==> flow/design.v (excerpt) <==
module axi_dma_controller #(
    parameter int ADDR_WD = 32,
    parameter int DATA_WD = 32,
    parameter int CHANNEL_COUNT = 8,  
    parameter int MAX_BURST_LEN = 16,  
    localparam int STRB_WD = DATA_WD / 8
) (
    input wire                    clk,
    input wire                    rst,
    input wire                    cmd_valid,
    input wire [ADDR_WD-1:0]      cmd_src_addr,
    input wire [ADDR_WD-1:0]      cmd_dst_addr,
    input wire [1:0]              cmd_burst,
    input wire [ADDR_WD-1:0]      cmd_len,
    input wire [2:0]              cmd_size,
    output wire                   cmd_ready,
    output wire                   M_AXI_ARVALID,
    output wire [ADDR_WD-1:0]     M_AXI_ARADDR,
    output wire [7:0]             M_AXI_ARLEN,
    output wire [2:0]             M_AXI_ARSIZE,
    output wire [1:0]             M_AXI_ARBURST,
    input wire                    M_AXI_ARREADY,
    input wire                    M_AXI_RVALID,
    input wire [DATA_WD-1:0]      M_AXI_RDATA,
    input wire [1:0]              M_AXI_RRESP,
    input wire                    M_AXI_RLAST,
    output wire                   M_AXI_RREADY,
    output wire                   M_AXI_AWVALID,
    output wire [ADDR_WD-1:0]     M_AXI_AWADDR,
    output wire [7:0]             M_AXI_AWLEN,
    output wire [2:0]             M_AXI_AWSIZE,
    output wire [1:0]             M_AXI_AWBURST,
    input wire                    M_AXI_AWREADY,
    output wire                   M_AXI_WVALID,
    output wire [DATA_WD-1:0]     M_AXI_WDATA,
    output wire [STRB_WD-1:0]     M_AXI_WSTRB,
    output wire                   M_AXI_WLAST,
    input wire                    M_AXI_WREADY,
    input wire                    M_AXI_BVALID,
    input wire [1:0]              M_AXI_BRESP,
    output wire                   M_AXI_BREADY
);
Size in the first run: about 2000 flip-flops, roughly 280 I/O pins, about 0.093 sq mm of cells after synthesis.
==> flow/config.mk <==
export PLATFORM = sky130hd
export DESIGN_NAME = axi_dma_controller
export DESIGN_NICKNAME = axi_dma_controller
export VERILOG_FILES = /design/flow/design.v
export SDC_FILE = /design/flow/constraint.sdc
export NUM_CORES = 4
export LEC_CHECK = 0
export CAP_MARGIN = 20
export CELL_PAD_IN_SITES_DETAIL_PLACEMENT = 2
export CELL_PAD_IN_SITES_GLOBAL_PLACEMENT = 0
export CORE_ASPECT_RATIO = 1.15
export CORE_MARGIN = 2
export CORE_UTILIZATION = 65
export CTS_CLUSTER_SIZE = 81
export PLACE_DENSITY_LB_ADDON = 0.1
export SETUP_SLACK_MARGIN = -0.63
export SLEW_MARGIN = 40
export TNS_END_PERCENT = 20
==> flow/constraint.sdc <==
create_clock -name core_clock -period 20.6 [get_ports {clk}]
set_input_delay 4.1200 -clock core_clock [delete_from_list [all_inputs] [get_ports {clk}]]
set_output_delay 4.1200 -clock core_clock [all_outputs]
set_load 0.01 [all_outputs]
run.sh (not shown) runs the stock make flow with config.mk's settings and CLKGATE_MAP_FILE=.
The baseline never finished: it broke off in 3_5_place_dp.
Rerun with:
==> flow/config.mk (replaced) <==
export PLATFORM = sky130hd
export DESIGN_NAME = axi_dma_controller
export DESIGN_NICKNAME = axi_dma_controller
export VERILOG_FILES = /design/flow/design.v
export SDC_FILE = /design/flow/constraint.sdc
export NUM_CORES = 4
export LEC_CHECK = 0
export CAP_MARGIN = 20
export CORE_MARGIN = 2
export CORE_UTILIZATION = 58
export SLEW_MARGIN = 20
==> flow/constraint.sdc (replaced) <==
create_clock -name core_clock -period 6.48 [get_ports {clk}]
set_input_delay 1.2960 -clock core_clock [delete_from_list [all_inputs] [get_ports {clk}]]
set_output_delay 1.2960 -clock core_clock [all_outputs]
set_load 0.01 [all_outputs]
Outcome:
- This time the run completed and failed the layout checks on negative setup slack
- die size went up by about 12%
- synthesized cell count is unchanged
- synthesized area is unchanged
Rerun with:
--- a/flow/config.mk
+++ b/flow/config.mk
@@ -8,4 +8,4 @@
 export CAP_MARGIN = 20
 export CORE_MARGIN = 2
-export CORE_UTILIZATION = 58
+export CORE_UTILIZATION = 40
 export SLEW_MARGIN = 20
==> flow/constraint.sdc (replaced) <==
create_clock -name core_clock -period 12.0 [get_ports {clk}]
set_input_delay 2.4000 -clock core_clock [delete_from_list [all_inputs] [get_ports {clk}]]
set_output_delay 2.4000 -clock core_clock [all_outputs]
set_load 0.01 [all_outputs]
Effect:
- With this change the flow completed with no timing, DRC or antenna violations
- final area went down by a little under a tenth
- clock skew goes down by 0.024 ns
- die area came out higher by well over a third
- area after synthesis does not change
- clock-buffer cell count came out higher by 20
- wire length is lower by a few percent
- global-route usage is lower by 11 points
- core utilization went down by 27 points
Rerun with:
--- a/flow/config.mk
+++ b/flow/config.mk
@@ -8,4 +8,5 @@
 export CAP_MARGIN = 20
 export CORE_MARGIN = 2
-export CORE_UTILIZATION = 40
+export CORE_UTILIZATION = 70
+export SETUP_SLACK_MARGIN = 1.2
 export SLEW_MARGIN = 20
==> flow/constraint.sdc (replaced) <==
create_clock -name core_clock -period 4.59 [get_ports {clk}]
set_input_delay 0.9180 -clock core_clock [delete_from_list [all_inputs] [get_ports {clk}]]
set_output_delay 0.9180 -clock core_clock [all_outputs]
set_load 0.01 [all_outputs]
The new run died in 5_1_grt with GRT-0116. Area after synthesis stays the same. Synthesized cell count does not change. Die size went down by well over a third.
Rerun with:
--- a/flow/config.mk
+++ b/flow/config.mk
@@ -8,5 +8,6 @@
 export CAP_MARGIN = 20
 export CORE_MARGIN = 2
-export CORE_UTILIZATION = 70
-export SETUP_SLACK_MARGIN = 1.2
+export CORE_UTILIZATION = 69
+export CTS_CLUSTER_SIZE = 25
+export SETUP_SLACK_MARGIN = 0.57
 export SLEW_MARGIN = 20
==> flow/constraint.sdc (replaced) <==
create_clock -name core_clock -period 6.48 [get_ports {clk}]
set_input_delay 1.2960 -clock core_clock [delete_from_list [all_inputs] [get_ports {clk}]]
set_output_delay 1.2960 -clock core_clock [all_outputs]
set_load 0.01 [all_outputs]
Outcome: The changed run did not get past 5_1_grt. Synthesized area is unchanged. Die size climbs by about 1.4%. Synthesized cell count stays the same.
Rerun with:
--- a/flow/config.mk
+++ b/flow/config.mk
@@ -8,6 +8,8 @@
 export CAP_MARGIN = 20
 export CORE_MARGIN = 2
-export CORE_UTILIZATION = 69
-export CTS_CLUSTER_SIZE = 25
-export SETUP_SLACK_MARGIN = 0.57
+export CORE_UTILIZATION = 68
+export CTS_CLUSTER_SIZE = 37
+export PLACE_DENSITY_LB_ADDON = 0.03
+export SETUP_SLACK_MARGIN = 1.83
 export SLEW_MARGIN = 20
+export TNS_END_PERCENT = 5
This time the run ran to the end with violations: negative setup slack.
Area after synthesis is unchanged.
Die size rose by 1.5%.
Synthesized cell count is unchanged.
